Setup of run A:
// ATM_TOP
module ATM_TOP #(parameter  P_WIDTH = 16,
                            B_WIDTH = 20, 
							C_WIDTH = 6)
( 
    input   wire                    clk,
    input   wire                    rst,
	input wire [C_WIDTH-1:0]         card_number,
	input wire                       card_in,
    input wire                      button_0,
    input wire                      button_1,
    input wire                      button_2,
    input wire                      button_3,
    input wire                      button_4,
    input wire                      button_5,
    input wire                      button_6,
    input wire                      button_7,
    input wire                      button_8,
    input wire                      button_9,
    input wire                      enter_button,
    input wire                      cancel_button,
    input wire                      withdraw_button,
    input wire                      deposit_button,
    input wire                      show_balance,
	input wire                      another_service,
    input wire                      English_button,
    input wire                      Arabic_button,
	input wire                      multiple_100_button,
    input wire                      multiple_1000_button,
    input wire     [B_WIDTH-1:0]     actual_deposit_value,
	input wire [31:0]                threshold,
	output wire	                         card_out,
	output wire  [B_WIDTH-1:0]     updated_balance,  
	output wire                    operation_done, 
	output wire                    error,
	output wire                    wrong_password
	);
wire  [B_WIDTH-1:0]         entry_value;
wire  [P_WIDTH-1:0]         password; 
wire  [B_WIDTH-1:0]         balance; 
wire                        pass_en; 
wire  [P_WIDTH-1:0]         in_password ;  
wire  [1:0]                 operation ;  
wire                         time_out ;  
  ...
Settings: LEC_CHECK=0, CAP_MARGIN=20, CORE_MARGIN=2, CORE_UTILIZATION=66, CTS_CLUSTER_DIAMETER=363, GPL_ROUTABILITY_DRIVEN=0, MAX_ROUTING_LAYER=met5, PLACE_DENSITY_LB_ADDON=0.24, SETUP_SLACK_MARGIN=0.9, SLEW_MARGIN=35; clock period 8.37 ns.
run.sh (not shown) runs the stock make flow with config.mk's settings and CLKGATE_MAP_FILE=.
Run A ran to completion and came out clean on the timing, design-rule and antenna checks.
Modified inputs, run B compared to run A
- SLEW_MARGIN changed from 35 to 20
- CORE_UTILIZATION changed from 66 to 40
- MAX_ROUTING_LAYER removed (was met5)
- CTS_CLUSTER_DIAMETER removed (was 363)
- PLACE_DENSITY_LB_ADDON removed (was 0.24)
- GPL_ROUTABILITY_DRIVEN removed (was 0)
- SETUP_SLACK_MARGIN changed from 0.9 to 1.37
- the clock period (ns, I/O delays scaled along) changed from 8.37 to 5.35
--- outcome ---
Run B completed end to end with timing, DRC and antenna clean. Run B consumes more power than run A does. The run with more routed wire is run B, not run A. Diff run A -> run B: combinational power share went up; per-cell via count in the routed design went down. Run A and run B ended up with roughly the same worst slack on hold paths. The lower placeable core region of run A and run B is in run A.

Starting RTL as in the previous note.
// ATM_TOP
module ATM_TOP #(parameter  P_WIDTH = 16,
                            B_WIDTH = 20, 
							C_WIDTH = 6)
( 
    input   wire                    clk,
    input   wire                    rst,
	input wire [C_WIDTH-1:0]         card_number,
	input wire                       card_in,
    input wire                      button_0,
    input wire                      button_1,
    input wire                      button_2,
    input wire                      button_3,
    input wire                      button_4,
    input wire                      button_5,
    input wire                      button_6,
    input wire                      button_7,
    input wire                      button_8,
    input wire                      button_9,
    input wire                      enter_button,
    input wire                      cancel_button,
    input wire                      withdraw_button,
    input wire                      deposit_button,
    input wire                      show_balance,
	input wire                      another_service,
    input wire                      English_button,
    input wire                      Arabic_button,
	input wire                      multiple_100_button,
    input wire                      multiple_1000_button,
    input wire     [B_WIDTH-1:0]     actual_deposit_value,
	input wire [31:0]                threshold,
	output wire	                         card_out,
	output wire  [B_WIDTH-1:0]     updated_balance,  
	output wire                    operation_done, 
	output wire                    error,
	output wire                    wrong_password
	);
export LEC_CHECK = 0
export ABC_AREA = 1
export CAP_MARGIN = 20
export CELL_PAD_IN_SITES_GLOBAL_PLACEMENT = 2
export CORE_MARGIN = 8
export CORE_UTILIZATION = 40
export CTS_CLUSTER_DIAMETER = 307
export CTS_CLUSTER_SIZE = 14
export PLACE_DENSITY = 0.38
export SETUP_SLACK_MARGIN = 0.53
export SLEW_MARGIN = 10
export TNS_END_PERCENT = 85
create_clock -name core_clock -period 6.45 [get_ports {clk}]
The first run passed the timing, design-rule and antenna checks.
Rerun with:
- ABC_AREA: 1 -> unset
- CELL_PAD_IN_SITES_GLOBAL_PLACEMENT: 2 -> unset
- CORE_MARGIN: 8 -> 2
- CORE_UTILIZATION: 40 -> 67
- CTS_CLUSTER_DIAMETER: 307 -> unset
- CTS_CLUSTER_SIZE: 14 -> unset
- PLACE_DENSITY: 0.38 -> unset
- SETUP_SLACK_MARGIN: 0.53 -> 1.17
- SLEW_MARGIN: 10 -> 20
- TNS_END_PERCENT: 85 -> unset
- clock period: 6.45 -> 4.28 ns (I/O delays scaled with it)
Setup slack loses 1.1 ns.
Die area shrinks by 49%.
Combinational power is higher by 51%.
Total power increases by 65%.
Non-clock buffer count is higher by 63.
Clock-buffer cell count went up by 7.
Area after synthesis goes down by 6.2%.
Wire length falls by 26%.
Hold slack gets worse by 0.15 ns.
Final area went up by 1.2%.
Rerun with:
- CORE_UTILIZATION: 67 -> 40
- SETUP_SLACK_MARGIN: 1.17 -> unset
- clock period: 4.28 -> 6.0 ns (I/O delays scaled with it)
The changed run ran to the end with no violations.
Sequential power fell by 29%.
Wire length fell by 0.60%.
Power decreases by 33%.
Worst hold slack improved by 0.18 ns.
Clock-buffer cell count falls by 4.
Sequential cell count is unchanged.
Area after synthesis is unchanged.
Cell area fell by 3.8%.
Setup slack improves by 0.083 ns.
Rerun with:
- ABC_AREA: unset -> 0
- CELL_PAD_IN_SITES_GLOBAL_PLACEMENT: unset -> 2
- CORE_MARGIN: 2 -> 8
- CTS_CLUSTER_DIAMETER: unset -> 155
- CTS_CLUSTER_SIZE: unset -> 14
- SETUP_SLACK_MARGIN: unset -> 0.53
- TNS_END_PERCENT: unset -> 85
=> Via count is lower slightly. Core utilization is lower by 0.76 points. Clock skew is lower by 0.0043 ns. Combinational power is higher slightly. Hold slack barely changes.
Rerun with:
- ABC_AREA: 0 -> unset
- CELL_PAD_IN_SITES_GLOBAL_PLACEMENT: 2 -> unset
- CORE_MARGIN: 8 -> 2
- CORE_UTILIZATION: 40 -> 15
- CTS_CLUSTER_DIAMETER: 155 -> unset
- CTS_CLUSTER_SIZE: 14 -> unset
- SETUP_SLACK_MARGIN: 0.53 -> unset
- TNS_END_PERCENT: 85 -> unset
- clock period: 6.0 -> 7.4 ns (I/O delays scaled with it)
Outcome:
- wire length goes down by about 2.6%
- final cell count came out higher by 42%
- global-route usage came out lower by 12 points
- final area climbs by about 8%
- synthesized cell count does not change
- non-clock buffer count decreases by 6
- count of clock-buffer cells in the layout is unchanged
- die size grows by 140%
- power decreases by about 9%
- setup slack gets better by 0.55 ns
Power figures rest on the tool's default switching activity, not on a simulated workload.
